===== design/flow/config.mk =====
export PLATFORM = sky130hd
export DESIGN_NAME = system_bus
export DESIGN_NICKNAME = system_bus
export VERILOG_FILES = /design/flow/design.v
export SDC_FILE = /design/flow/constraint.sdc
export NUM_CORES = 4
export LEC_CHECK = 0
export CAP_MARGIN = 25
export CELL_PAD_IN_SITES_DETAIL_PLACEMENT = 0
export CELL_PAD_IN_SITES_GLOBAL_PLACEMENT = 1
export CORE_ASPECT_RATIO = 0.85
export CORE_MARGIN = 4
export CORE_UTILIZATION = 57
export CTS_CLUSTER_SIZE = 72
export SLEW_MARGIN = 15

===== design/flow/constraint.sdc =====
create_clock -name core_clock -period 3.13 [get_ports {clk}]
set_input_delay 0.6260 -clock core_clock [delete_from_list [all_inputs] [get_ports {clk}]]
set_output_delay 0.6260 -clock core_clock [all_outputs]
set_load 0.01 [all_outputs]

===== design/flow/design.v =====
module system_bus
	#(parameter DATA_WIDTH = 8, 
	parameter ADDR_WIDTH = 14, 
	parameter NO_OF_MASTER = 4, 
	parameter NO_OF_SLAVE = 8,
	parameter [NO_OF_SLAVE*ADDR_WIDTH-1:0] SLAVE_BASE_ADDR = {14'd10, 14'd20, 14'd30, 14'd40, 14'd50, 14'd60, 14'd70, 14'd80}, 
	parameter [NO_OF_SLAVE*ADDR_WIDTH-1:0] SLAVE_END_ADDR = {14'd19, 14'd29, 14'd39, 14'd49, 14'd59, 14'd69, 14'd79, 14'd89}
	) 
	(
	input clk,
	input reset_n,
	input [ADDR_WIDTH*NO_OF_MASTER-1:0]  addr_avm, 
	output [DATA_WIDTH*NO_OF_MASTER-1:0]  readdata_avm,
	input [DATA_WIDTH*NO_OF_MASTER-1:0]  writedata_avm, 
	input [NO_OF_MASTER-1:0]  readen_avm,
	input [NO_OF_MASTER-1:0]  writeen_avm,
	output [NO_OF_MASTER-1:0]  readvalid_avm,
	output [NO_OF_MASTER-1:0]  writevalid_avm,
	input [NO_OF_MASTER-1:0]  waitrequest_avm,
	input [4*NO_OF_MASTER-1:0]priority_no,
	output [ADDR_WIDTH*NO_OF_SLAVE-1:0]  addr_avs,
	input [DATA_WIDTH*NO_OF_SLAVE-1:0]  readdata_avs,
	output [DATA_WIDTH*NO_OF_SLAVE-1:0]  writedata_avs,
	output [NO_OF_SLAVE-1:0]  readen_avs,
	output [NO_OF_SLAVE-1:0]  writeen_avs,
	input [NO_OF_SLAVE-1:0]  readvalid_avs,
	input [NO_OF_SLAVE-1:0]  writevalid_avs,
	output reg [NO_OF_SLAVE-1:0]  waitrequest_avs
	);
	reg [NO_OF_MASTER-1:0] readen_avm_last, writeen_avm_last, readen_avm_reg, writeen_avm_reg;
	reg [NO_OF_MASTER-1:0]  readvalid_avm_reg, readvalid_avm_reg_out, writevalid_avm_reg_out;
	reg [DATA_WIDTH-1:0]  readdata_avm_reg [NO_OF_MASTER-1:0];
	reg [7:0] readvalid_avs_last, writevalid_avs_last;
	reg [DATA_WIDTH-1:0]  readdata_avs_reg [NO_OF_SLAVE-1:0];
	reg [NO_OF_SLAVE-1:0] readvalid_avs_reg;
	reg [NO_OF_SLAVE-1:0] writevalid_avs_reg;
	wire [NO_OF_SLAVE:0] readvalid_avs_reg_x = {1'b0, readvalid_avs_reg};
	wire [NO_OF_SLAVE:0] writevalid_avs_reg_x = {1'b0, writevalid_avs_reg};
	reg [ADDR_WIDTH-1:0] addr_avs_reg [NO_OF_SLAVE-1:0];
	reg [DATA_WIDTH-1:0]  writedata_avs_reg [NO_OF_SLAVE-1:0];
	reg [NO_OF_SLAVE-1:0]  readen_avs_reg, writeen_avs_reg, readen_avs_reg_out, writeen_avs_reg_out;
	wire [ADDR_WIDTH-1:0] addr_avm_wire [NO_OF_MASTER-1:0];
	wire [DATA_WIDTH-1:0] writedata_avm_wire [NO_OF_MASTER-1:0];
	wire [3:0] priority_wire [NO_OF_MASTER-1:0];
	wire [4*NO_OF_MASTER-1:0] priority_no_with_active;
	reg [7:0] free_slaves;
	reg [3:0] last_state_stage_1_2;
	reg [1:0] master_slave_mux_master;
	reg [7:0] slave_master_demux_slave;
	reg [3:0] counter_s_p_master [NO_OF_MASTER-1:0];
	reg [3:0] value_s_p_master [NO_OF_MASTER-1:0];
	reg [7:0] slave_en_flag;
	reg [4:0] s_p_conversion_counter;
	reg [4:0] s_p_conversion_value;
	reg [3:0] s_p_conversion_counter_4;
	reg [3:0] s_p_conversion_value_4;
	reg stage_2_state;
	reg stage_4_state;
	reg [DATA_WIDTH + 2 - 1:0] shift_reg_slave;
	reg [DATA_WIDTH + ADDR_WIDTH + 2-1:0] shift_reg_master;
	reg [3:0] master_enable;
	reg [7:0] last_state_stage_3_4;
	reg [7:0] last_state_stage_3_4_single;
	reg [7:0] slave_active_stage_3;
	wire [31:0] slave_master_priority;
	wire [31:0] slave_master_priority_with_active;
	wire [3:0] master_enable_wire;
	wire m2s_serial_bus,s2m_serial_bus;
	wire [7:0] master_corresponding_slave [3:0];
	wire [3:0] master_active_stage_1;
	reg [3:0] mux_demux_slave_corresponding_master [7:0] ;
	reg [1:0] mux_demux_slave_corresponding_master_2bit [7:0] ;
	reg [2:0] master_corresponding_slave_3bit [NO_OF_MASTER-1:0];
	reg [4:0] counter_s_p_slave [NO_OF_SLAVE-1:0];
	reg [4:0] value_s_p_slave [NO_OF_SLAVE-1:0];
	reg [1:0] state_master_interface [NO_OF_MASTER-1:0];
	reg [1:0] state_slave_interface [NO_OF_SLAVE-1:0];
	reg [7:0] slave_master_mux_slave;
	reg [3:0] slave_master_mux_slave_3b;
	reg [3:0] slave_master_mux_slave_3b_tem;
	reg [3:0] master_releaser_stage;
	reg [7:0] slave_releaser_stage;
	assign master_active_stage_1=(readen_avm_reg | writeen_avm_reg) & (~last_state_stage_1_2) & (~{((master_corresponding_slave[3] & free_slaves) == 8'b0),((master_corresponding_slave[2] & free_slaves) == 8'b0),((master_corresponding_slave[1] & free_slaves) == 8'b0),((master_corresponding_slave[0] & free_slaves) == 8'b0)});
	assign slave_master_priority={priority_wire[mux_demux_slave_corresponding_master_2bit[7]],priority_wire[mux_demux_slave_corresponding_master_2bit[6]],priority_wire[mux_demux_slave_corresponding_master_2bit[5]],priority_wire[mux_demux_slave_corresponding_master_2bit[4]],priority_wire[mux_demux_slave_corresponding_master_2bit[3]],priority_wire[mux_demux_slave_corresponding_master_2bit[2]],priority_wire[mux_demux_slave_corresponding_master_2bit[1]],priority_wire[mux_demux_slave_corresponding_master_2bit[0]]};
	assign readen_avs = readen_avs_reg_out;
	assign writeen_avs = writeen_avs_reg_out;
	assign readvalid_avm=readvalid_avm_reg_out;
	assign writevalid_avm=writevalid_avm_reg_out;
	assign master_enable_wire=master_enable;
	assign m2s_serial_bus=shift_reg_master[DATA_WIDTH + ADDR_WIDTH + 1];
	assign s2m_serial_bus=shift_reg_slave[DATA_WIDTH + 1];
	genvar i, j, k;
	generate
		for ( i=0;i<NO_OF_MASTER;i=i+1)  
			begin : VECTORIZE_INTERFACE_SIGNALS
				assign priority_wire[i]=priority_no[i*4+3:i*4];
				assign addr_avm_wire[i]=addr_avm[(i+1)*ADDR_WIDTH-1:i*ADDR_WIDTH];
				assign writedata_avm_wire[i]=writedata_avm[(i+1)*DATA_WIDTH-1:i*DATA_WIDTH];
			end
		for ( k=0;k<NO_OF_MASTER;k=k+1)  
			begin : ADDRESS_DECODING_0  
				for ( i=0;i<NO_OF_SLAVE;i=i+1)
					begin : ADDRESS_DECODING_1
						assign master_corresponding_slave[k][i]=(addr_avm[ADDR_WIDTH*k-1+ADDR_WIDTH:ADDR_WIDTH*k] >= SLAVE_BASE_ADDR[(i+1)*ADDR_WIDTH-1:i*ADDR_WIDTH])? ((addr_avm[ADDR_WIDTH*k-1+ADDR_WIDTH:ADDR_WIDTH*k] <= SLAVE_END_ADDR[(i+1)*ADDR_WIDTH-1:i*ADDR_WIDTH])? 1'b1:1'b0):1'b0 ;
					end
			end
		for ( i=0;i<NO_OF_MASTER;i=i+1)  
			begin : BIT_CONVERSION_8_3
				always @(*)
					begin
						case(master_corresponding_slave[i])
							8'b00000001:
								begin
									master_corresponding_slave_3bit[i]=3'b000;
								end
							8'b00000010:
								begin
									master_corresponding_slave_3bit[i]=3'b001;
								end
							8'b00000100:
								begin
									master_corresponding_slave_3bit[i]=3'b010;
								end
							8'b00001000:
								begin
									master_corresponding_slave_3bit[i]=3'b011;
								end
							8'b00010000:
								begin
									master_corresponding_slave_3bit[i]=3'b100;
								end
							8'b00100000:
								begin
									master_corresponding_slave_3bit[i]=3'b101;
								end
							8'b01000000:
								begin
									master_corresponding_slave_3bit[i]=3'b110;
								end
							8'b10000000:
								begin
									master_corresponding_slave_3bit[i]=3'b111;
								end
							default:
								begin
									master_corresponding_slave_3bit[i]=3'b00;
								end
						endcase
					end
			end
		for ( i=0;i<NO_OF_MASTER;i=i+1)  
			begin : IDENTIFY_MASTER_REQUEST_DECTING_WITH_EDGE
				always @(posedge clk or negedge reset_n)
					if (~reset_n)
						begin
							readen_avm_reg[i]<=1'b0;
							writeen_avm_reg[i]<=1'b0;
						end
					else
					begin
						case({((~readen_avm_last[i]) & readen_avm[i]), master_releaser_stage[i]})
							2'b10,2'b11:
								begin
									readen_avm_reg[i]<=1'b1;
								end
							2'b01:
								begin
									readen_avm_reg[i]<=1'b0;
								end
							2'b00:
								begin
									readen_avm_reg[i]<=readen_avm_reg[i];
								end
							default:
								begin
									readen_avm_reg[i]<=1'b0;
								end
						endcase
						case({((~writeen_avm_last[i]) & writeen_avm[i]), master_releaser_stage[i]})
							2'b10,2'b11:
								begin
									writeen_avm_reg[i]<=1'b1;
								end
							2'b01:
								begin
									writeen_avm_reg[i]<=1'b0;
								end
							2'b00:
								begin
									writeen_avm_reg[i]<=writeen_avm_reg[i];
								end
							default:
								begin
									writeen_avm_reg[i]<=1'b0;
								end
						endcase
					end
			end
		for ( i=0;i<NO_OF_SLAVE;i=i+1)  
			begin : BIT_CONVERSION_4_2
				always @(*)
					begin
						case(mux_demux_slave_corresponding_master[i])
							4'b0001:
								begin
									mux_demux_slave_corresponding_master_2bit[i]=2'b00;
								end
							4'b0010:
								begin
									mux_demux_slave_corresponding_master_2bit[i]=2'b01;
								end
							4'b0100:
								begin
									mux_demux_slave_corresponding_master_2bit[i]=2'b10;
								end
							4'b1000:
								begin
									mux_demux_slave_corresponding_master_2bit[i]=2'b11;
								end
							default:
								begin
									mux_demux_slave_corresponding_master_2bit[i]=2'b00;
								end
						endcase
					end
			end
		for ( i=0;i<NO_OF_MASTER;i=i+1)  
			begin : DETECT_MASTER_REQUESTS_WITH_PRIORITY
				assign priority_no_with_active[i*4]=priority_no[i*4] & master_active_stage_1[i];
				assign priority_no_with_active[i*4+1]=priority_no[i*4+1] & master_active_stage_1[i];
				assign priority_no_with_active[i*4+2]=priority_no[i*4+2] & master_active_stage_1[i];
				assign priority_no_with_active[i*4+3]=priority_no[i*4+3] & master_active_stage_1[i];
			end
		for ( i=0;i<NO_OF_SLAVE;i=i+1)  
			begin : DETECT_SLAVE_READY_WITH_PRIORITY
				assign slave_master_priority_with_active[i*4]=slave_master_priority[i*4] & slave_active_stage_3[i];
				assign slave_master_priority_with_active[i*4+1]=slave_master_priority[i*4+1] & slave_active_stage_3[i];
				assign slave_master_priority_with_active[i*4+2]=slave_master_priority[i*4+2] & slave_active_stage_3[i];
				assign slave_master_priority_with_active[i*4+3]=slave_master_priority[i*4+3] & slave_active_stage_3[i];
			end
		for (i=0;i<NO_OF_SLAVE;i=i+1)  
			begin : SAMPLE_DATA_FROM_SLAVE_INTERFACE
				assign writedata_avs[(i+1)*DATA_WIDTH-1:i*DATA_WIDTH] = writedata_avs_reg[i];
				assign addr_avs[(i+1)*ADDR_WIDTH-1:i*ADDR_WIDTH]=addr_avs_reg[i]-SLAVE_BASE_ADDR[i];
				always @(posedge clk or negedge reset_n)	
					begin
						if (~reset_n)
							begin
								readvalid_avs_reg[i]<=1'b0;
								writevalid_avs_reg[i]<=1'b0;
								readdata_avs_reg[i]<=8'b0;
								waitrequest_avs[i]<=1'b0;
							end
						else	
							begin
								case ({(readvalid_avs[i] & (~readvalid_avs_last[i])),(writevalid_avs[i] & (~writevalid_avs_last[i]))})
									2'b11:
										begin
											readvalid_avs_reg[i]<=readvalid_avs[i];
											writevalid_avs_reg[i]<=writevalid_avs[i];
											readdata_avs_reg[i]<=readdata_avs[i*8+7:i*8];
											waitrequest_avs[i]<=1'b1;
										end
									2'b10:
										begin
											readvalid_avs_reg[i]<=readvalid_avs[i];
											writevalid_avs_reg[i]<=writevalid_avs[i];
											readdata_avs_reg[i]<=readdata_avs[i*8+7:i*8];
											waitrequest_avs[i]<=1'b1;
										end
									2'b01:
										begin
											readvalid_avs_reg[i]<=readvalid_avs[i];
											writevalid_avs_reg[i]<=writevalid_avs[i];
											readdata_avs_reg[i]<=readdata_avs_reg[i];
											waitrequest_avs[i]<=1'b1;
										end
									2'b00:
										begin
											readvalid_avs_reg[i]<=readvalid_avs_reg[i];
											writevalid_avs_reg[i]<=writevalid_avs_reg[i];
											readdata_avs_reg[i]<=readdata_avs_reg[i];
											waitrequest_avs[i]<=1'b0;
										end
									default:
										begin
											readvalid_avs_reg[i]<=1'b0;
											writevalid_avs_reg[i]<=1'b0;
											readdata_avs_reg[i]<=8'b0;
											waitrequest_avs[i]<=1'b0;
										end
								endcase
							end
					end
			end
		for (j=0;j<NO_OF_SLAVE;j=j+1)  
			begin : SERIAL_TO_PARALLEL_CONVERSION_AT_SLAVE_INTERFACES
				always @(posedge clk or negedge reset_n) 
					begin
						if(~reset_n)
							begin
								counter_s_p_slave[j]<=5'b0;
								value_s_p_slave[j]<=5'b0;	
								state_slave_interface[j]<=2'b0;
								writeen_avs_reg[j] <= 1'b0;
								readen_avs_reg[j] <= 1'b0;
								addr_avs_reg[j]<={ADDR_WIDTH{1'b0}};
								writedata_avs_reg[j]<=8'b0;
								writeen_avs_reg_out[j]<=1'b0;
								readen_avs_reg_out[j] <=1'b0;
							end
						else	
							begin
								case(state_slave_interface[j])
									2'b0:
										begin
											writeen_avs_reg[j] <= writeen_avs_reg[j];
											counter_s_p_slave[j]<=5'b0;
											writedata_avs_reg[j]<=writedata_avs_reg[j];
											addr_avs_reg[j]<=addr_avs_reg[j];
											value_s_p_slave[j]<=value_s_p_slave[j];
											if (slave_en_flag[j])
												begin
													state_slave_interface[j] <=2'b1;
													readen_avs_reg[j] <= m2s_serial_bus;
												end
											else
												begin
													state_slave_interface[j] <=2'b0;
													readen_avs_reg[j] <= 1'b0;
												end
											if (writeen_avs_reg_out[j] & writevalid_avs[j])
												begin
													writeen_avs_reg_out[j]<=1'b0;
												end
											else
												begin
													writeen_avs_reg_out[j]<=writeen_avs_reg_out[j];
												end
											if (readen_avs_reg_out[j] & readvalid_avs[j])
												begin
													readen_avs_reg_out[j] <=1'b0;
												end
											else
												begin
													readen_avs_reg_out[j] <=readen_avs_reg_out[j];
												end		
										end
									2'b01:
										begin
											writeen_avs_reg[j] <= m2s_serial_bus;
											readen_avs_reg[j] <= readen_avs_reg[j];			
											counter_s_p_slave[j]<=5'b0;
											state_slave_interface[j] <=2'b10;			
											writedata_avs_reg[j]<=writedata_avs_reg[j];
											addr_avs_reg[j]<=addr_avs_reg[j];			
											if(readen_avs_reg[j])
												begin
													value_s_p_slave[j]<=ADDR_WIDTH-1'b1;
												end
											else
												begin
													value_s_p_slave[j]<=ADDR_WIDTH+DATA_WIDTH-1'b1;
												end
											if (writeen_avs_reg_out[j] & writevalid_avs[j])
												begin
													writeen_avs_reg_out[j]<=1'b0;
												end
											else
												begin
													writeen_avs_reg_out[j]<=writeen_avs_reg_out[j];
												end
											if (readen_avs_reg_out[j] & readvalid_avs[j])
												begin
													readen_avs_reg_out[j] <=1'b0;
												end
											else
												begin
													readen_avs_reg_out[j] <=readen_avs_reg_out[j];
												end
										end
									2'b10:
										begin
											writeen_avs_reg[j] <= writeen_avs_reg[j];
											readen_avs_reg[j] <= readen_avs_reg[j];
											value_s_p_slave[j]<=value_s_p_slave[j];
											writedata_avs_reg[j]<={writedata_avs_reg[j],addr_avs_reg[j][ADDR_WIDTH-1]};			
											addr_avs_reg[j]<={addr_avs_reg[j],m2s_serial_bus};			
										if(value_s_p_slave[j] == counter_s_p_slave[j] )
											begin
												counter_s_p_slave[j]<=5'd0;
												writeen_avs_reg_out[j]<=writeen_avs_reg[j];
												readen_avs_reg_out[j] <= readen_avs_reg[j];
												state_slave_interface[j] <=2'b0;
											end
										else			
											begin
												counter_s_p_slave[j]<=counter_s_p_slave[j]+5'd1;
												writeen_avs_reg_out[j]<=writeen_avs_reg_out[j];
												readen_avs_reg_out[j] <=readen_avs_reg_out[j];
												state_slave_interface[j] <=2'b10;
											end					
										end
									default:
										begin
											counter_s_p_slave[j]<=5'b0;
											value_s_p_slave[j]<=5'b0;	
											state_slave_interface[j]<=2'b0;
											writeen_avs_reg[j] <= 1'b0;
											readen_avs_reg[j] <= 1'b0;
											addr_avs_reg[j]<={ADDR_WIDTH{1'b0}};
											writedata_avs_reg[j]<=8'b0;
											writeen_avs_reg_out[j]<=1'b0;
											readen_avs_reg_out[j] <=1'b0;
										end		
								endcase
							end
					end
		end
		for (j=0;j<NO_OF_MASTER;j=j+1) 
			begin : SERIAL_TO_PARALLEL_CONVERSION_AT_MASTER_INTERFACES
				assign readdata_avm[(j+1)*DATA_WIDTH-1:j*DATA_WIDTH]=readdata_avm_reg[j];
				always @(posedge clk or negedge reset_n) 
					begin
						if(~reset_n)
							begin
								counter_s_p_master[j]<=4'b0;
								value_s_p_master[j]<=4'b0;	
								state_master_interface[j]<=2'b0;
								readdata_avm_reg[j] <= 8'b0;
								readvalid_avm_reg[j] <= 1'b0;
								readvalid_avm_reg_out[j] <= 1'b0;
								writevalid_avm_reg_out[j] <= 1'b0;
							end
						else	
							begin
								case(state_master_interface[j])
									2'b0:
										begin
											counter_s_p_master[j]<=4'b0;
											value_s_p_master[j]<=value_s_p_master[j];
											readdata_avm_reg[j] <= readdata_avm_reg[j];
											if (master_enable_wire[j])
												begin
													state_master_interface[j] <=2'b1;
												end
											else
												begin
													state_master_interface[j] <=2'b0;
												end
											casex({master_enable_wire[j],(readen_avm[j] | writeen_avm[j] | waitrequest_avm[j])})
												2'b1x:
													begin
														readvalid_avm_reg[j] <= s2m_serial_bus;
														readvalid_avm_reg_out[j] <= 1'b0;
														writevalid_avm_reg_out[j] <= 1'b0;
													end
												2'b01:
													begin
														readvalid_avm_reg[j] <= readvalid_avm_reg[j];
														readvalid_avm_reg_out[j] <= readvalid_avm_reg_out[j];
														writevalid_avm_reg_out[j] <= writevalid_avm_reg_out[j];
													end
												2'b00:
													begin
														readvalid_avm_reg[j] <= 1'b0;
														readvalid_avm_reg_out[j] <= 1'b0;
														writevalid_avm_reg_out[j] <= 1'b0;
													end
												default:
													begin
														readvalid_avm_reg[j] <= 1'b0;
														readvalid_avm_reg_out[j] <= 1'b0;
														writevalid_avm_reg_out[j] <= 1'b0;
													end
											endcase
										end
									2'b01:
										begin
											counter_s_p_master[j]<=4'b0;
											readvalid_avm_reg[j] <= readvalid_avm_reg[j];
											if(readvalid_avm_reg[j])
												begin
													value_s_p_master[j]<=DATA_WIDTH-1'b1;
													state_master_interface[j] <=2'b10;
													writevalid_avm_reg_out[j] <= s2m_serial_bus;
												end
											else													
												begin
													value_s_p_master[j]<=4'd0;
													state_master_interface[j] <=2'b0;
													writevalid_avm_reg_out[j] <= s2m_serial_bus;
												end
											readvalid_avm_reg_out[j] <= 1'b0;
											readdata_avm_reg[j] <= readdata_avm_reg[j];
										end
									2'b10:
										begin
											value_s_p_master[j]<=value_s_p_master[j];
											readvalid_avm_reg[j] <= readvalid_avm_reg[j];
											readdata_avm_reg[j] <= {readdata_avm_reg[j],s2m_serial_bus}; 
											writevalid_avm_reg_out[j] <= 1'b0;
											if(value_s_p_master[j] == counter_s_p_master[j] )
												begin
													counter_s_p_master[j]<=4'd0;
													readvalid_avm_reg_out[j] <= readvalid_avm_reg[j];
													state_master_interface[j] <=2'b0;
												end
											else
												begin
													counter_s_p_master[j]<=counter_s_p_master[j]+4'd1;
													readvalid_avm_reg_out[j] <= 1'b0;
													state_master_interface[j] <=2'b10;
												end	
										end
									default:
										begin
											readdata_avm_reg[j] <= 8'b0;
											counter_s_p_master[j]<=4'b0;
											value_s_p_master[j]<=4'b0;	
											state_master_interface[j]<=2'b0;
											readvalid_avm_reg[j] <= 1'b0;
											readvalid_avm_reg_out[j] <= 1'b0;
											writevalid_avm_reg_out[j] <= 1'b0;
										end
								endcase
							end
					end
		end
	endgenerate
	always @(posedge clk or negedge reset_n)
		begin
			if(~reset_n)
				begin
					readvalid_avs_last<=8'b0;
					writevalid_avs_last<=8'b0;
					readen_avm_last<=8'b0;
					writeen_avm_last<=8'b0;
				end
			else
				begin
					readvalid_avs_last<=readvalid_avs;
					writevalid_avs_last<=writevalid_avs;
					readen_avm_last<=readen_avm;
					writeen_avm_last<=writeen_avm;
				end
		end
	always @(posedge clk or negedge reset_n) 
		begin
			if (~reset_n)
				begin
					master_slave_mux_master <=2'b0;
					slave_master_demux_slave<=8'b0;
					mux_demux_slave_corresponding_master[0] <= 4'b0;
					mux_demux_slave_corresponding_master[1] <= 4'b0;
					mux_demux_slave_corresponding_master[2] <= 4'b0;
					mux_demux_slave_corresponding_master[3] <= 4'b0;
					mux_demux_slave_corresponding_master[4] <= 4'b0;
					mux_demux_slave_corresponding_master[5] <= 4'b0;
					mux_demux_slave_corresponding_master[6] <= 4'b0;
					mux_demux_slave_corresponding_master[7] <= 4'b0;
				end
			else
				begin      
					casex({priority_no_with_active}) 
						16'b1000xxxxxxxxxxxx:
							begin
								master_slave_mux_master <=2'b11;
								slave_master_demux_slave<=master_corresponding_slave[3];
								mux_demux_slave_corresponding_master[master_corresponding_slave_3bit[3]] <= 4'b1000; 
							end
						16'b0xxx1000xxxxxxxx:
							begin
								master_slave_mux_master <=2'b10;
								slave_master_demux_slave<=master_corresponding_slave[2];
								mux_demux_slave_corresponding_master[master_corresponding_slave_3bit[2]] <= 4'b0100;
							end
						16'b0xxx0xxx1000xxxx:
							begin
								master_slave_mux_master <=2'b01;
								slave_master_demux_slave<=master_corresponding_slave[1];
								mux_demux_slave_corresponding_master[master_corresponding_slave_3bit[1]] <= 4'b0010;
							end
						16'b0xxx0xxx0xxx1000:
							begin
								master_slave_mux_master <=2'b0;
								slave_master_demux_slave<=master_corresponding_slave[0];
								mux_demux_slave_corresponding_master[master_corresponding_slave_3bit[0]] <= 4'b0001;
							end
						16'b01000xxx0xxx0xxx:
							begin
								master_slave_mux_master <=2'b11;
								slave_master_demux_slave<=master_corresponding_slave[3];
								mux_demux_slave_corresponding_master[master_corresponding_slave_3bit[3]] <= 4'b1000;
							end
						16'b00xx01000xxx0xxx:
							begin
								master_slave_mux_master <=2'b10;
								slave_master_demux_slave<=master_corresponding_slave[2];
								mux_demux_slave_corresponding_master[master_corresponding_slave_3bit[2]] <= 4'b0100;
							end
						16'b00xx00xx01000xxx:
							begin
								master_slave_mux_master <=2'b01;
								slave_master_demux_slave<=master_corresponding_slave[1];
								mux_demux_slave_corresponding_master[master_corresponding_slave_3bit[1]] <= 4'b0010;
							end
						16'b00xx00xx00xx0100:
							begin
								master_slave_mux_master <=2'b0;
								slave_master_demux_slave<=master_corresponding_slave[0];
								mux_demux_slave_corresponding_master[master_corresponding_slave_3bit[0]] <= 4'b0001;
							end
						16'b001000xx00xx00xx:
							begin
								master_slave_mux_master <=2'b11;
								slave_master_demux_slave<=master_corresponding_slave[3];
								mux_demux_slave_corresponding_master[master_corresponding_slave_3bit[3]] <= 4'b1000;
							end
						16'b000x001000xx00xx:
							begin
								master_slave_mux_master <=2'b10;
								slave_master_demux_slave<=master_corresponding_slave[2];
								mux_demux_slave_corresponding_master[master_corresponding_slave_3bit[2]] <= 4'b0100;
							end
						16'b000x000x001000xx:
							begin
								master_slave_mux_master <=2'b01;
								slave_master_demux_slave<=master_corresponding_slave[1];
								mux_demux_slave_corresponding_master[master_corresponding_slave_3bit[1]] <= 4'b0010;
							end
						16'b000x000x000x0010:
							begin
								master_slave_mux_master <=2'b0;
								slave_master_demux_slave<=master_corresponding_slave[0];
								mux_demux_slave_corresponding_master[master_corresponding_slave_3bit[0]] <= 4'b0001;
							end
						16'b0001000x000x000x:
							begin
								master_slave_mux_master <=2'b11;
								slave_master_demux_slave<=master_corresponding_slave[3];
								mux_demux_slave_corresponding_master[master_corresponding_slave_3bit[3]] <= 4'b1000;
							end
						16'b00000001000x000x:
							begin
								master_slave_mux_master <=2'b10;
								slave_master_demux_slave<=master_corresponding_slave[2];
								mux_demux_slave_corresponding_master[master_corresponding_slave_3bit[2]] <= 4'b0100;
							end
						16'b000000000001000x:
							begin
								master_slave_mux_master <=2'b01;  
								slave_master_demux_slave<=master_corresponding_slave[1];
								mux_demux_slave_corresponding_master[master_corresponding_slave_3bit[1]] <= 4'b0010;
							end
						16'b0000000000000001:
							begin
								master_slave_mux_master <=2'b0;
								slave_master_demux_slave<=master_corresponding_slave[0];
								mux_demux_slave_corresponding_master[master_corresponding_slave_3bit[0]] <= 4'b0001;
							end
						default:
							begin
								master_slave_mux_master <=2'b0;
								slave_master_demux_slave<=8'b0;
							end
					endcase
				end
		end
	always @(posedge clk or negedge reset_n) 
		begin
			if(~reset_n)
				begin
					slave_en_flag <= 8'b0;
					s_p_conversion_counter <= 5'b0;
					s_p_conversion_value<=5'b0;
					shift_reg_master<={(DATA_WIDTH+ADDR_WIDTH+2){1'b0}};
					last_state_stage_1_2<=4'b0;
					stage_2_state<=1'b0;
					free_slaves<=8'hff;
				end
			else
				begin
					case(stage_2_state)
						1'b0:  
							begin
								s_p_conversion_counter <= 5'b0;
								if (writeen_avm[master_slave_mux_master])
									begin
										s_p_conversion_value <= DATA_WIDTH+ADDR_WIDTH+1'b1; 
										shift_reg_master <= {readen_avm[master_slave_mux_master],writeen_avm[master_slave_mux_master] ,writedata_avm_wire[master_slave_mux_master], addr_avm_wire[master_slave_mux_master]};
									end
								else
									begin
										s_p_conversion_value <= ADDR_WIDTH+1'b1;
										shift_reg_master <= {readen_avm[master_slave_mux_master],writeen_avm[master_slave_mux_master] , addr_avm_wire[master_slave_mux_master], {DATA_WIDTH{1'b0}}};
									end
								if(slave_master_demux_slave!=8'b0)  
									begin 
										slave_en_flag <= slave_master_demux_slave;
										last_state_stage_1_2 <= (last_state_stage_1_2 ^ master_releaser_stage) | (1'b1 << master_slave_mux_master);
										stage_2_state <= 1'b1;
										free_slaves <= ((free_slaves|slave_releaser_stage) ^ slave_master_demux_slave);
									end
								else
									begin
										slave_en_flag<=8'b0;
										stage_2_state <= stage_2_state;
										last_state_stage_1_2 <= (last_state_stage_1_2 ^ master_releaser_stage);
										free_slaves <=(free_slaves|slave_releaser_stage);
									end
							end
						1'b1:
							begin
								s_p_conversion_value<=s_p_conversion_value;  
								slave_en_flag<=8'b0;
								last_state_stage_1_2 <= (last_state_stage_1_2 ^ master_releaser_stage);
								free_slaves<=(free_slaves|slave_releaser_stage);
								shift_reg_master<= {shift_reg_master[DATA_WIDTH+ADDR_WIDTH:0],1'b0};
								if(s_p_conversion_counter == s_p_conversion_value)
									begin
										stage_2_state <= 1'b0;
										s_p_conversion_counter <= 5'b0;
									end
								else
									begin
										stage_2_state <= stage_2_state;
										s_p_conversion_counter <= s_p_conversion_counter + 5'b1;
									end
							end
						default:
							begin
								slave_en_flag <= 8'b0;
								s_p_conversion_counter <= 5'b0;
								s_p_conversion_value<=5'b0;
								shift_reg_master<={(DATA_WIDTH+ADDR_WIDTH+2){1'b0}};
								last_state_stage_1_2<=4'b0;
								stage_2_state<=1'b0;
								free_slaves<=8'hff;
							end
					endcase
				end
		end
	always @(posedge clk or negedge reset_n)
		begin 
			if (~reset_n)
				begin
					slave_active_stage_3<=8'b0;
				end
			else
				begin
					slave_active_stage_3<=(slave_active_stage_3|(((~readvalid_avs_last) & readvalid_avs) |  ((~writevalid_avs_last) & writevalid_avs))) & (~last_state_stage_3_4);
				end
		end
	always @(posedge clk or negedge reset_n) 
		begin
			if (~reset_n)
				begin
					slave_master_mux_slave<=8'b0;
					slave_master_mux_slave_3b <= 4'b0;
				end
			else
				begin          
					if ((slave_master_priority_with_active & 32'b11110000000000000000000000000000) == 32'b10000000000000000000000000000000)
						begin
							slave_master_mux_slave<=8'b10000000; slave_master_mux_slave_3b <= 4'b111;
						end
					else if ((slave_master_priority_with_active & 32'b10001111000000000000000000000000) == 32'b00001000000000000000000000000000)
						begin
							slave_master_mux_slave<=8'b01000000; slave_master_mux_slave_3b <= 4'b110;
						end
					else if ((slave_master_priority_with_active & 32'b10001000111100000000000000000000) == 32'b00000000100000000000000000000000)
						begin
							slave_master_mux_slave<=8'b00100000; slave_master_mux_slave_3b <= 4'b101;
						end
					else if ((slave_master_priority_with_active & 32'b10001000100011110000000000000000) == 32'b00000000000010000000000000000000)
						begin
							slave_master_mux_slave<=8'b00010000; slave_master_mux_slave_3b <= 4'b100;
						end
					else if ((slave_master_priority_with_active & 32'b10001000100010001111000000000000) == 32'b00000000000000001000000000000000)
						begin
							slave_master_mux_slave<=8'b00001000; slave_master_mux_slave_3b <= 4'b011;
						end
					else if ((slave_master_priority_with_active & 32'b10001000100010001000111100000000) == 32'b00000000000000000000100000000000)
						begin
							slave_master_mux_slave<=8'b00000100; slave_master_mux_slave_3b <= 4'b010;
						end
					else if ((slave_master_priority_with_active & 32'b10001000100010001000100011110000) == 32'b00000000000000000000000010000000)
						begin
							slave_master_mux_slave<=8'b00000010; slave_master_mux_slave_3b <= 4'b001;
						end
					else if ((slave_master_priority_with_active & 32'b10001000100010001000100010001111) == 32'b00000000000000000000000000001000)
						begin
							slave_master_mux_slave<=8'b00000001; slave_master_mux_slave_3b <= 4'b000;
						end
					else if ((slave_master_priority_with_active & 32'b11111000100010001000100010001000) == 32'b01000000000000000000000000000000)
						begin
							slave_master_mux_slave<=8'b10000000; slave_master_mux_slave_3b <= 4'b111;
						end
					else if ((slave_master_priority_with_active & 32'b11001111100010001000100010001000) == 32'b00000100000000000000000000000000)
						begin
							slave_master_mux_slave<=8'b01000000; slave_master_mux_slave_3b <= 4'b110;
						end
					else if ((slave_master_priority_with_active & 32'b11001100111110001000100010001000) == 32'b00000000010000000000000000000000)
						begin
							slave_master_mux_slave<=8'b00100000; slave_master_mux_slave_3b <= 4'b101;
						end
					else if ((slave_master_priority_with_active & 32'b11001100110011111000100010001000) == 32'b00000000000001000000000000000000)
						begin
							slave_master_mux_slave<=8'b00010000; slave_master_mux_slave_3b <= 4'b100;
						end
					else if ((slave_master_priority_with_active & 32'b11001100110011001111100010001000) == 32'b00000000000000000100000000000000)
						begin
							slave_master_mux_slave<=8'b00001000; slave_master_mux_slave_3b <= 4'b011;
						end
					else if ((slave_master_priority_with_active & 32'b11001100110011001100111110001000) == 32'b00000000000000000000010000000000)
						begin
							slave_master_mux_slave<=8'b00000100; slave_master_mux_slave_3b <= 4'b010;
						end
					else if ((slave_master_priority_with_active & 32'b11001100110011001100110011111000) == 32'b00000000000000000000000001000000)
						begin
							slave_master_mux_slave<=8'b00000010; slave_master_mux_slave_3b <= 4'b001;
						end
					else if ((slave_master_priority_with_active & 32'b11001100110011001100110011001111) == 32'b00000000000000000000000000000100)
						begin
							slave_master_mux_slave<=8'b00000001; slave_master_mux_slave_3b <= 4'b000;
						end
					else if ((slave_master_priority_with_active & 32'b11111100110011001100110011001100) == 32'b00100000000000000000000000000000)
						begin
							slave_master_mux_slave<=8'b10000000; slave_master_mux_slave_3b <= 4'b111;
						end
					else if ((slave_master_priority_with_active & 32'b11101111110011001100110011001100) == 32'b00000010000000000000000000000000)
						begin
							slave_master_mux_slave<=8'b01000000; slave_master_mux_slave_3b <= 4'b110;
						end
					else if ((slave_master_priority_with_active & 32'b11101110111111001100110011001100) == 32'b00000000001000000000000000000000)
						begin
							slave_master_mux_slave<=8'b00100000; slave_master_mux_slave_3b <= 4'b101;
						end
					else if ((slave_master_priority_with_active & 32'b11101110111011111100110011001100) == 32'b00000000000000100000000000000000)
						begin
							slave_master_mux_slave<=8'b00010000; slave_master_mux_slave_3b <= 4'b100;
						end
					else if ((slave_master_priority_with_active & 32'b11101110111011101111110011001100) == 32'b00000000000000000010000000000000)
						begin
							slave_master_mux_slave<=8'b00001000; slave_master_mux_slave_3b <= 4'b011;
						end
					else if ((slave_master_priority_with_active & 32'b11101110111011101110111111001100) == 32'b00000000000000000000001000000000)
						begin
							slave_master_mux_slave<=8'b00000100; slave_master_mux_slave_3b <= 4'b010;
						end
					else if ((slave_master_priority_with_active & 32'b11101110111011101110111011111100) == 32'b00000000000000000000000000100000)
						begin
							slave_master_mux_slave<=8'b00000010; slave_master_mux_slave_3b <= 4'b001;
						end
					else if ((slave_master_priority_with_active & 32'b11101110111011101110111011101111) == 32'b00000000000000000000000000000010)
						begin
							slave_master_mux_slave<=8'b00000001; slave_master_mux_slave_3b <= 4'b000;
						end
					else if ((slave_master_priority_with_active & 32'b11111110111011101110111011101110) == 32'b00010000000000000000000000000000)
						begin
							slave_master_mux_slave<=8'b10000000; slave_master_mux_slave_3b <= 4'b111;
						end
					else if ((slave_master_priority_with_active & 32'b11111111111011101110111011101110) == 32'b00000001000000000000000000000000)
						begin
							slave_master_mux_slave<=8'b01000000; slave_master_mux_slave_3b <= 4'b110;
						end
					else if ((slave_master_priority_with_active & 32'b11111111111111101110111011101110) == 32'b00000000000100000000000000000000)
						begin
							slave_master_mux_slave<=8'b00100000; slave_master_mux_slave_3b <= 4'b101;
						end
					else if ((slave_master_priority_with_active & 32'b11111111111111111110111011101110) == 32'b00000000000000010000000000000000)
						begin
							slave_master_mux_slave<=8'b00010000; slave_master_mux_slave_3b <= 4'b100;
						end
					else if ((slave_master_priority_with_active & 32'b11111111111111111111111011101110) == 32'b00000000000000000001000000000000)
						begin
							slave_master_mux_slave<=8'b00001000; slave_master_mux_slave_3b <= 4'b011;
						end
					else if ((slave_master_priority_with_active & 32'b11111111111111111111111111101110) == 32'b00000000000000000000000100000000)
						begin
							slave_master_mux_slave<=8'b00000100; slave_master_mux_slave_3b <= 4'b010;
						end
					else if ((slave_master_priority_with_active & 32'b11111111111111111111111111111110) == 32'b00000000000000000000000000010000)
						begin
							slave_master_mux_slave<=8'b00000010; slave_master_mux_slave_3b <= 4'b001;
						end
					else if ((slave_master_priority_with_active & 32'b11111111111111111111111111111111) == 32'b00000000000000000000000000000001)
						begin
							slave_master_mux_slave<=8'b00000001; slave_master_mux_slave_3b <= 4'b000;
						end
					else
						begin
							slave_master_mux_slave<=8'b0; slave_master_mux_slave_3b <= 4'b1000;
						end
				end
		end
	always @(posedge clk or negedge reset_n) 
		begin
			if(!reset_n)
				begin
					s_p_conversion_counter_4 <= 4'b0;
					s_p_conversion_value_4 <= 4'b0;
					stage_4_state <= 1'b0;
					shift_reg_slave <= {(DATA_WIDTH + 2){1'b0}}; 
					last_state_stage_3_4<=8'b0;
					last_state_stage_3_4_single<=8'b0;
					master_enable<=4'b0;
					slave_master_mux_slave_3b_tem<=4'b0;
				end
			else
				begin
					case(stage_4_state)
						1'b0:
							begin
								last_state_stage_3_4_single<=8'b0;
								s_p_conversion_counter_4 <= 4'b0;
								if (readvalid_avs_reg_x[slave_master_mux_slave_3b])
									begin
										shift_reg_slave <= {readvalid_avs_reg_x[slave_master_mux_slave_3b], writevalid_avs_reg_x[slave_master_mux_slave_3b], readdata_avs_reg[slave_master_mux_slave_3b]};
										s_p_conversion_value_4 <= DATA_WIDTH+1'b1;
									end
								else
									begin
										shift_reg_slave <= {readvalid_avs_reg_x[slave_master_mux_slave_3b], writevalid_avs_reg_x[slave_master_mux_slave_3b],{DATA_WIDTH{1'b0}}};
										s_p_conversion_value_4 <= 4'd1;
									end
								if(slave_master_mux_slave!=8'b0)
									begin
										stage_4_state <= 1'b1;
										last_state_stage_3_4<=(last_state_stage_3_4^slave_releaser_stage)| (1'b1 << slave_master_mux_slave_3b);
										master_enable<=mux_demux_slave_corresponding_master[slave_master_mux_slave_3b];
									end
								else
									begin
										stage_4_state <= stage_4_state;
										last_state_stage_3_4<=(last_state_stage_3_4^slave_releaser_stage);
										master_enable<=4'b0;
									end
								slave_master_mux_slave_3b_tem<=slave_master_mux_slave_3b;
							end
						1'b1:
							begin
								slave_master_mux_slave_3b_tem<=slave_master_mux_slave_3b_tem;
								master_enable<=4'b0;
								shift_reg_slave[DATA_WIDTH + 1:0] <= {shift_reg_slave[DATA_WIDTH:0],1'b0};
								last_state_stage_3_4<=(last_state_stage_3_4^slave_releaser_stage);
								if(s_p_conversion_counter_4 == s_p_conversion_value_4)
									begin
										stage_4_state <= 1'b0;
										s_p_conversion_counter_4 <= 4'b0;
										last_state_stage_3_4_single<=(1'b1 << slave_master_mux_slave_3b_tem);
									end
								else
									begin
										stage_4_state <= stage_4_state;
										s_p_conversion_counter_4 <= s_p_conversion_counter_4 + 4'b1;
										last_state_stage_3_4_single<=8'b0;
									end
							end
					endcase
				end
		end
		always @(posedge clk or negedge reset_n)  
			begin
				if (~reset_n)
					begin
						master_releaser_stage<=4'b0;
						slave_releaser_stage<=8'b0;
					end
				else
					begin
						case(last_state_stage_3_4_single)
							8'b10000000:
								begin
									master_releaser_stage<=mux_demux_slave_corresponding_master[7];
									slave_releaser_stage<=8'b10000000;
								end
							8'b01000000:
								begin
									master_releaser_stage<=mux_demux_slave_corresponding_master[6];
									slave_releaser_stage<=8'b01000000;
								end
							8'b00100000:
								begin
									master_releaser_stage<=mux_demux_slave_corresponding_master[5];
									slave_releaser_stage<=8'b00100000;
								end
							8'b00010000:
								begin
									master_releaser_stage<=mux_demux_slave_corresponding_master[4];
									slave_releaser_stage<=8'b00010000;
								end
							8'b00001000:
								begin
									master_releaser_stage<=mux_demux_slave_corresponding_master[3];
									slave_releaser_stage<=8'b00001000;
								end
							8'b00000100:
								begin
									master_releaser_stage<=mux_demux_slave_corresponding_master[2];
									slave_releaser_stage<=8'b00000100;
								end
							8'b00000010:
								begin
									master_releaser_stage<=mux_demux_slave_corresponding_master[1];
									slave_releaser_stage<=8'b00000010;
								end
							8'b00000001:
								begin
									master_releaser_stage<=mux_demux_slave_corresponding_master[0];
									slave_releaser_stage<=8'b00000001;
								end
							default:
								begin
									master_releaser_stage<=4'b0;
									slave_releaser_stage<=8'b0;
								end
						endcase		
					end
			end
endmodule

===== design/flow/run.sh =====
#!/bin/bash
# the make line also repeats each setting of config.mk as NAME=value (left out here)
make -C /OpenROAD-flow-scripts/flow DESIGN_CONFIG=/design/flow/config.mk WORK_HOME=/design/flow/orfs CLKGATE_MAP_FILE= finish

==> results.json, run 1 <==
{
  "max_slew_margin": 0.314,
  "r2r-start": "free_slaves[5]",
  "io_pins": 438,
  "slowest_delay_ns": 0.43,
  "hold_ws_ns": 0.00694,
  "maxPowerGroup": "sequential cells",
  "syn_to_final_growth_pct": 34.8,
  "vias": 29600,
  "top_area_cell": "dfrtp_1",
  "p_sw_uw": 6560,
  "top_layer": "met5",
  "ys_top_logic_family": "simple AND/OR/NAND/NOR gates",
  "rsz0062_at_grt": "yes",
  "cts_hold_buf": 0,
  "root_buffer": "clkbuf_16",
  "cp.depth": 13,
  "die_y_um": 226,
  "criticalPathCategory": "input pin to flip-flop",
  "final_util": 0.781,
  "mux_share": 0.0397,
  "yosys_warnings": 14,
  "via_per_inst": 5.99,
  "cp_cell_sequence": "clkdlybuf4s50_1 -> nor3_1 -> nand2_1 -> nor3_2 -> buf_4 -> buf_12 -> nand3_4 -> and3b_1 -> a22oi_2 -> o32ai_2 -> a41o_1 -> a221oi_4 -> mux2_4",
  "core-area_um2": 55100,
  "io_buffers": 437,
  "most_common_cell": "nand2_1",
  "cts_sinks": 660,
  "ys_sh_aoi": 0.122,
  "antenna_left": 0,
  "dp.final_hpwl_mm": 74.8,
  "hold_violations": 0,
  "arrival_ns": 3.81,
  "power.density_nw_per_um2": 523,
  "intPower_uw": 15900,
  "grt_util_all_layers": 0.330,
  "r2r_setup_slack_ns": -0.16,
  "worst_r2r_endpoint": "mux_demux_slave_corresponding_master[0][1]",
  "wl_met2_mm": 48.4,
  "drc": 0,
  "met3WireLength_mm": 9.07,
  "num_rows": 79,
  "placed_area_um2": 39400,
  "worstSetupEndpointType": "flip-flop",
  "setup_slack_ns": -0.200,
  "critical_path.slowest_cell": "clkdlybuf4s50_1",
  "synth_cells": 3423,
  "drtIter0Drc": 3374,
  "setup_violations": 36,
  "critical_path.max_fanout": 7,
  "path_buffers": 3,
  "top_area_frac": 0.502,
  "synth_cell_type_count": 101,
  "powerClk_uw": 8250,
  "tightest_slew_ns": 1.03,
  "cp.required_ns": 3.61,
  "fin_worst_skew_ns": 0.0119,
  "grt_pass1_wl_mm": 159,
  "so_faults": "setup timing",
  "wl_met1_mm": 42.0,
  "hold_class": "input pin to async pin",
  "worst_setup_path_start_kind": "input pin",
  "gp_congestion": 1.08,
  "fp.dieArea_um2": 59800,
  "stdcell_area_um2": 43000,
  "finalCritPeriodShare": 1.06,
  "powerComb_uw": 4430,
  "max_freq_mhz": 300,
  "fp-utilization": 0.579,
  "wire_per_inst_um": 20.8,
  "fa_ha_area_frac": 0.00628,
  "clk_pin_slew_worst_paths_ns": 0.06,
  "fill_cells": 3612,
  "syn_area_per_cell_um2": 9.31,
  "synth.cellmix.simpleShare": 0.250,
  "cts_max_path_buffers": 3,
  "min_period_ns": 3.33,
  "p_leak_uw": 0.0204,
  "syn_nets": 3637,
  "p_seq_uw": 9820,
  "antenna_found_initial": 7,
  "grt_start_max_net_pins": 80,
  "wirelength_mm": 103,
  "warnings": 31,
  "yosys-stat-area_um2": 31900,
  "cts_tree": "built",
  "comb_power_share": 0.197,
  "place_ws_ns": -1.14,
  "yosysSeqAreaShare": 0.519,
  "swShare": 0.292,
  "cts-buffers-inserted": 66,
  "edf_count": 0,
  "maxCapViolations": 0,
  "drt_pass1_iterations": 9,
  "dp.cells": 4763,
  "peakVddDrop_uv": 444,
  "ys_cells": 3423,
  "grt.overflow.total": 0,
  "yosys-top-cells-area": "dfrtp_1, nand2_1, nand3_1, o21ai_0, nor2_1",
  "flop_cell": "dfrtp_1",
  "crit_family": "simple AND/OR/NAND/NOR gates",
  "synth_area_um2": 31900,
  "ys_sh_xor": 0.0294,
  "clock_latency_ns": 0.60,
  "crit_end": "mux_demux_slave_corresponding_master[3][2]",
  "fin_cells": 4943,
  "ys_top_cells_by_count": "nand2_1, dfrtp_1, nand3_1",
  "pwr-share-seq": 0.436,
  "ys_async_sr_fraction": 1.00,
  "drv_slew": 0,
  "rr_worst_depth": 14,
  "ys_ff": 660,
  "critical_path.startpoint": "addr_avm[52]",
  "grt_pass1_vias": 29200,
  "die_width_um": 265,
  "fin_nets": 4371,
  "status": "finished with violations",
  "htree_levels": 3,
  "clockPowerShare": 0.367
}
==> layout make-up <==
cell class                 count  area [µm²]  area share
inverter                      93         349     0.00812
antenna                        6        15.0    0.000349
multi-input combinational   2487       15200       0.354
timing repair buffer         849        7650       0.178
tap                          729         912      0.0212
clock buffer                  96        1980      0.0460
sequential                   660       16600       0.385
clock inverter                23         295     0.00687
==> routing by layer <==
layer / global-route usage / vias up
met5: 0 / -
met4: 0.0983 / 2
met3: 0.0695 / 295
met2: 0.531 / 1406
met1: 0.459 / 14600
li1: - / 13300
==> metrics by stage <==
stage	setup TNS [ns]	total power, µW
6_report	-3.75	22500
4_1_cts	-1.10	22300
3_5_place_dp	-47.62	13900
5_1_grt	-5.31	23400
3_3_place_gp	-39.81	13800
2_1_floorplan	-2.57	11900
==> timing repair <==
action / CTS / global route
endpoints found under the setup margin: 63 / 61
resized: 186 / 103
pin swaps: 60 / 60
setup buffers: 37 / 21
==> inputs of run 2 (changes only) <==
CELL_PAD_IN_SITES_GLOBAL_PLACEMENT = 0   (was 1)
CORE_MARGIN = 2   (was 4)
CORE_UTILIZATION = 66   (was 57)
CTS_CLUSTER_DIAMETER = 360   (was unset)
CTS_CLUSTER_SIZE = 44   (was 72)
PLACE_DENSITY_LB_ADDON = 0.03   (was unset)
SETUP_SLACK_MARGIN = 0.85   (was unset)
clock period = 2.98 ns   (was 3.13 ns; I/O delays follow)
==> run 2 against run 1 <==
Against the previous run: the run now fails in global routing; die size down 16%; area after synthesis unchanged; synthesized cell count unchanged.
==> results.json, run 2 <==
{
  "status": "did not finish",
  "failed_stage": "global routing",
  "cts_max_path_buffers": 3,
  "cts-buffers-inserted": 18,
  "most_common_cell": "nand2_1",
  "yosysSeqAreaShare": 0.519,
  "fp.dieArea_um2": 50100,
  "synth_area_um2": 31900,
  "die_y_um": 207,
  "synth_cell_type_count": 101,
  "syn_nets": 3637,
  "gp_congestion": 0.997,
  "dp.cells": 4692,
  "edf_count": 0,
  "mux_share": 0.0397,
  "fa_ha_area_frac": 0.00628,
  "ys_ff": 660,
  "root_buffer": "clkbuf_16",
  "yosys_warnings": 14,
  "fp-utilization": 0.666,
  "top_area_cell": "dfrtp_1",
  "htree_levels": 1,
  "ys_async_sr_fraction": 1.00,
  "syn_area_per_cell_um2": 9.31,
  "cts_sinks": 660,
  "flop_cell": "dfrtp_1",
  "yosys-stat-area_um2": 31900,
  "yosys-top-cells-area": "dfrtp_1, nand2_1, nand3_1, o21ai_0, nor2_1",
  "synth_cells": 3423,
  "ys_sh_xor": 0.0294,
  "top_area_frac": 0.502,
  "io_buffers": 437,
  "ys_top_cells_by_count": "nand2_1, dfrtp_1, nand3_1",
  "ys_sh_aoi": 0.122,
  "ys_top_logic_family": "simple AND/OR/NAND/NOR gates",
  "synth.cellmix.simpleShare": 0.250,
  "die_width_um": 242,
  "ys_cells": 3423,
  "io_pins": 438,
  "num_rows": 74,
  "dp.final_hpwl_mm": 81.7,
  "core-area_um2": 47900
}
-- run 2: per-stage QoR --
| stage | worst slack, ns | area, µm² | TNS [ns] | utilization |
|---|---|---|---|---|
| 2_1_floorplan | -0.346 | 32200 | -6.84 | - |
| 3_3_place_gp | -1.29 | 39500 | -54.44 | 0.826 |
| 3_5_place_dp | -1.38 | 39500 | -59.34 | 0.826 |
| 4_1_cts | -0.307 | 41300 | -10.07 | 0.862 |
-- run 2: timing repair --
action	CTS
pin swaps	61
endpoints found under the hold margin	48
setup endpoints to repair	327
resized	480
buffers inserted	93
hold buffers	1
gates cloned	1
==> inputs of run 3 (changes only) <==
CAP_MARGIN = 20   (was 25)
CELL_PAD_IN_SITES_DETAIL_PLACEMENT = 2   (was 0)
CELL_PAD_IN_SITES_GLOBAL_PLACEMENT = unset   (was 0)
CORE_ASPECT_RATIO = 0.75   (was 0.85)
CORE_UTILIZATION = 46   (was 66)
CTS_CLUSTER_DIAMETER = unset   (was 360)
CTS_CLUSTER_SIZE = unset   (was 44)
GPL_ROUTABILITY_DRIVEN = 1   (was unset)
MIN_ROUTING_LAYER = met1   (was unset)
PLACE_DENSITY_LB_ADDON = unset   (was 0.03)
SETUP_SLACK_MARGIN = unset   (was 0.85)
SLEW_MARGIN = 20   (was 15)
clock period = 7.16 ns   (was 2.98 ns; I/O delays follow)
==> run 3 against run 2 <==
Against the previous run: the flow stops in clock tree synthesis; area after synthesis unchanged; synthesized cell count unchanged; die size up 43%.
==> results.json, run 3 <==
{
  "edf_count": 0,
  "top_area_cell": "dfrtp_1",
  "flop_cell": "dfrtp_1",
  "yosys-stat-area_um2": 31900,
  "dp.final_hpwl_mm": 105,
  "fp-utilization": 0.465,
  "fp.dieArea_um2": 71500,
  "gp_congestion": 0.935,
  "place_ws_ns": 1.18,
  "num_rows": 83,
  "die_width_um": 308,
  "ys_sh_aoi": 0.122,
  "status": "did not finish",
  "mux_share": 0.0397,
  "ys_sh_xor": 0.0294,
  "top_area_frac": 0.502,
  "ys_cells": 3423,
  "ys_top_logic_family": "simple AND/OR/NAND/NOR gates",
  "error": "[ERROR DPL-0033] detailed placement checks failed during check placement.",
  "synth_cell_type_count": 101,
  "most_common_cell": "nand2_1",
  "core-area_um2": 68500,
  "syn_nets": 3637,
  "yosys_warnings": 14,
  "ys_top_cells_by_count": "nand2_1, dfrtp_1, nand3_1",
  "yosysSeqAreaShare": 0.519,
  "synth_area_um2": 31900,
  "io_pins": 438,
  "syn_area_per_cell_um2": 9.31,
  "ys_async_sr_fraction": 1.00,
  "synth_cells": 3423,
  "io_buffers": 437,
  "dp.cells": 4599,
  "die_y_um": 232,
  "synth.cellmix.simpleShare": 0.250,
  "failed_stage": "clock tree synthesis",
  "yosys-top-cells-area": "dfrtp_1, nand2_1, nand3_1, o21ai_0, nor2_1",
  "fa_ha_area_frac": 0.00628,
  "ys_ff": 660
}
## run 3: per-stage QoR
step | cell area (µm²) | util
global placement | 36900 | 0.538
detailed placement | 36900 | 0.538
floorplan | 31900 | -
==> inputs of run 4 (changes only) <==
CELL_PAD_IN_SITES_DETAIL_PLACEMENT = unset   (was 2)
CORE_ASPECT_RATIO = unset   (was 0.75)
CORE_UTILIZATION = 66   (was 46)
CTS_CLUSTER_SIZE = 29   (was unset)
GPL_ROUTABILITY_DRIVEN = unset   (was 1)
HOLD_SLACK_MARGIN = 0.29   (was unset)
MIN_ROUTING_LAYER = unset   (was met1)
PLACE_DENSITY = 0.65   (was unset)
SLEW_MARGIN = 30   (was 20)
TNS_END_PERCENT = 5   (was unset)
clock period = 3.19 ns   (was 7.16 ns; I/O delays follow)
==> run 4 against run 3 <==
Against the previous run: the flow stops in global routing; synthesized cell count unchanged; die size is 30% lower; area after synthesis stayed put.
==> results.json, run 4 <==
{
  "synth.cellmix.simpleShare": 0.250,
  "top_area_frac": 0.502,
  "core-area_um2": 47700,
  "cts_max_path_buffers": 3,
  "synth_cells": 3423,
  "yosys_warnings": 14,
  "ys_top_cells_by_count": "nand2_1, dfrtp_1, nand3_1",
  "fp-utilization": 0.668,
  "syn_area_per_cell_um2": 9.31,
  "yosysSeqAreaShare": 0.519,
  "most_common_cell": "nand2_1",
  "cts_sinks": 660,
  "dp.cells": 4671,
  "edf_count": 0,
  "gp_congestion": 1.03,
  "dp.final_hpwl_mm": 78.5,
  "htree_levels": 3,
  "failed_stage": "global routing",
  "syn_nets": 3637,
  "place_ws_ns": -1.10,
  "num_rows": 80,
  "grt_util_all_layers": 0.766,
  "yosys-stat-area_um2": 31900,
  "die_y_um": 224,
  "fp.dieArea_um2": 50100,
  "cts-buffers-inserted": 66,
  "die_width_um": 224,
  "top_area_cell": "dfrtp_1",
  "ys_sh_xor": 0.0294,
  "ys_top_logic_family": "simple AND/OR/NAND/NOR gates",
  "flop_cell": "dfrtp_1",
  "grt.overflow.total": 149,
  "io_buffers": 437,
  "placed_area_um2": 39400,
  "root_buffer": "clkbuf_16",
  "synth_cell_type_count": 101,
  "ys_ff": 660,
  "yosys-top-cells-area": "dfrtp_1, nand2_1, nand3_1, o21ai_0, nor2_1",
  "ys_cells": 3423,
  "ys_async_sr_fraction": 1.00,
  "mux_share": 0.0397,
  "fa_ha_area_frac": 0.00628,
  "io_pins": 438,
  "synth_area_um2": 31900,
  "status": "did not finish",
  "error": "[ERROR GRT-0232] Routing congestion too high. Check the congestion heatmap in the GUI.",
  "ys_sh_aoi": 0.122
}
## run 4: what timing repair did
action                     4_1_cts
setup endpoints to repair       63
gates resized                   92
hold buffers                     1
buffers inserted                 9
pin swaps                       29
hold endpoints to repair        52
## run 4: metal layers
layer | overflow | GRT usage
met1 | 7 | 0.774
met2 | 65 | 0.916
met3 | 8 | 0.646
met4 | 68 | 0.677
met5 | 1 | 0.511
## run 4: through the flow
step | utilization | setup TNS (ns)
after detailed placement | 0.824 | -45.98
after floorplan | - | -1.95
after CTS | 0.877 | -4.04
after global placement | 0.824 | -42.34
==> inputs of run 5 (changes only) <==
ABC_AREA = 1   (was unset)
CELL_PAD_IN_SITES_DETAIL_PLACEMENT = 2   (was unset)
CORE_UTILIZATION = 40   (was 66)
CTS_CLUSTER_SIZE = unset   (was 29)
HOLD_SLACK_MARGIN = unset   (was 0.29)
MAX_ROUTING_LAYER = met4   (was unset)
PLACE_DENSITY = 0.6   (was 0.65)
SETUP_SLACK_MARGIN = 0.15   (was unset)
SLEW_MARGIN = 20   (was 30)
TNS_END_PERCENT = 10   (was 5)
clock period = 7.0 ns   (was 3.19 ns; I/O delays follow)
==> run 5 against run 4 <==
Against the previous run: the run now finishes clean; area after synthesis grew 6.2%; die size grew 74%; synthesized cell count grew 21%.
==> results.json, run 5 <==
{
  "root_buffer": "clkbuf_16",
  "drtIter0Drc": 3311,
  "io_buffers": 437,
  "flop_cell": "dfrtp_1",
  "fin_worst_skew_ns": 0.0377,
  "ys_async_sr_fraction": 1.00,
  "max_slew_margin": 0.315,
  "hold_end": "readen_avm_reg[1]",
  "via_per_inst": 6.28,
  "hold_depth": 1,
  "cp_cell_sequence": "clkdlybuf4s50_1 -> nor2_1 -> nand2_1 -> nor2_4 -> nand2_1 -> nor2_1 -> nand2_1 -> nand2_1 -> inv_1 -> nand3_1 -> nand2_1 -> o21ai_2 -> nor2_2 -> nand3_2 -> nand3_4 -> nand2_1 -> nand2_1 -> nor2_2 -> nand2_2 -> nand2_1 -> nand2_1",
  "core-area_um2": 83700,
  "fa_ha_area_frac": 0.00591,
  "ys_ff": 660,
  "slowest_delay_ns": 0.45,
  "hold_class": "flip-flop to flip-flop",
  "critical_path.max_fanout": 15,
  "r2r_setup_slack_ns": 2.96,
  "min_period_ns": 4.87,
  "grt_start_max_net_pins": 148,
  "peakVddDrop_uv": 175,
  "ys_sh_xor": 0.0241,
  "maxCapViolations": 0,
  "wirelength_mm": 187,
  "ys_top_cells_by_count": "nand2_1, dfrtp_1, inv_1",
  "syn_to_final_growth_pct": 23.4,
  "mux_share": 0.0160,
  "fp-utilization": 0.404,
  "path_buffers": 2,
  "swShare": 0.309,
  "power.density_nw_per_um2": 229,
  "gp_congestion": 0.965,
  "most_common_cell": "nand2_1",
  "powerComb_uw": 1200,
  "yosys-stat-area_um2": 33900,
  "grt_pass1_wl_mm": 274,
  "rr_worst_depth": 19,
  "cts_sinks": 660,
  "final_util": 0.499,
  "num_rows": 106,
  "worst_r2r_endpoint": "slave_master_mux_slave_3b[0]",
  "crit_top_cell": "nand2_1",
  "min_from": "readen_avm_last[1]",
  "r2r-start": "mux_demux_slave_corresponding_master[5][2]",
  "grt_util_all_layers": 0.429,
  "ys_top_logic_family": "simple AND/OR/NAND/NOR gates",
  "vias": 36100,
  "fin_nets": 4762,
  "crit_family": "simple AND/OR/NAND/NOR gates",
  "rsz0062_at_grt": "no",
  "p_seq_uw": 4230,
  "top_area_frac": 0.473,
  "intPower_uw": 6600,
  "cts_resized": 0,
  "drc": 0,
  "io_pins": 438,
  "clock_latency_ns": 0.65,
  "grt_pass1_vias": 40600,
  "worstSetupEndpointType": "flip-flop",
  "dp.final_hpwl_mm": 114,
  "crit_end": "mux_demux_slave_corresponding_master[4][1]",
  "ys_sh_aoi": 0.122,
  "synth_cells": 4150,
  "clk_pin_slew_worst_paths_ns": 0.07,
  "syn_nets": 4364,
  "ys_cells": 4150,
  "cts_hold_buf": 0,
  "drt_pass1_iterations": 5,
  "p_leak_uw": 0.0192,
  "tightest_slew_ns": 1.02,
  "yosys_warnings": 14,
  "critical_path.slowest_cell": "clkdlybuf4s50_1",
  "synth_cell_type_count": 64,
  "cts-buffers-inserted": 72,
  "fp.dieArea_um2": 87000,
  "max_freq_mhz": 205,
  "top_area_cell": "dfrtp_1",
  "setup_tns_ns": 0,
  "maxPowerGroup": "sequential cells",
  "wire_per_inst_um": 32.5,
  "drv_slew": 0,
  "powerClk_uw": 4120,
  "critical_path.startpoint": "addr_avm[23]",
  "arrival_ns": 5.39,
  "worst_setup_path_start_kind": "input pin",
  "clockPowerShare": 0.431,
  "synth.cellmix.simpleShare": 0.263,
  "die_y_um": 295,
  "warnings": 35,
  "criticalPathCategory": "input pin to flip-flop",
  "die_width_um": 295,
  "htree_levels": 3,
  "postCtsSetupRepairBufs": 0,
  "syn_area_per_cell_um2": 8.16,
  "cts_tree": "built",
  "setup_violations": 0,
  "comb_power_share": 0.126,
  "synth_area_um2": 33900,
  "yosysSeqAreaShare": 0.489,
  "edf_count": 0,
  "grt.overflow.total": 0,
  "cts_max_path_buffers": 3,
  "p_sw_uw": 2960,
  "cp.depth": 21,
  "hold_violations": 0,
  "antenna_found_initial": 18,
  "cp.required_ns": 7.52,
  "status": "complete, no violations",
  "pwr-share-seq": 0.443,
  "antenna_left": 0,
  "yosys-top-cells-area": "dfrtp_1, nand2_1, inv_1, nand3_1, o21ai_0",
  "finalCritPeriodShare": 0.696
}
## run 5: metal layers
layer / GRT usage / wire (µm) / vias up
li1: - / - / 14700
met1: 0.466 / 67500 / 18500
met2: 0.718 / 92000 / 2015
met3: 0.0819 / 13100 / 923
met4: 0.279 / 14400 / 0
met5: - / 0 / -
## run 5: through the flow
step,instances,cell area (µm²),setup WS (ns),hold slack [ns],total power [µW]
floorplan,4150,33900,3.55,0.391,4680
detailed placement,5608,39300,1.96,0.419,5310
global placement,5607,39300,2.10,0.399,5210
global route,5754,41800,1.95,0.461,9760
CTS,5736,41700,2.23,0.432,9450
finish,5755,41800,2.13,0.436,9560
## run 5: layout make-up
| type | count | area (µm²) |
|---|---|---|
| Inverter | 564 | 2120 |
| Timing Repair Buffer | 470 | 4670 |
| Fill cell | 8857 | 41900 |
| Tap cell | 1134 | 1420 |
| Clock inverter | 22 | 258 |
| Sequential cell | 660 | 16500 |
| Clock buffer | 106 | 2100 |
| Antenna cell | 19 | 47.5 |
| Multi-Input combinational cell | 2780 | 14600 |
No activity file was given, so power comes from the tool's default toggle rates.
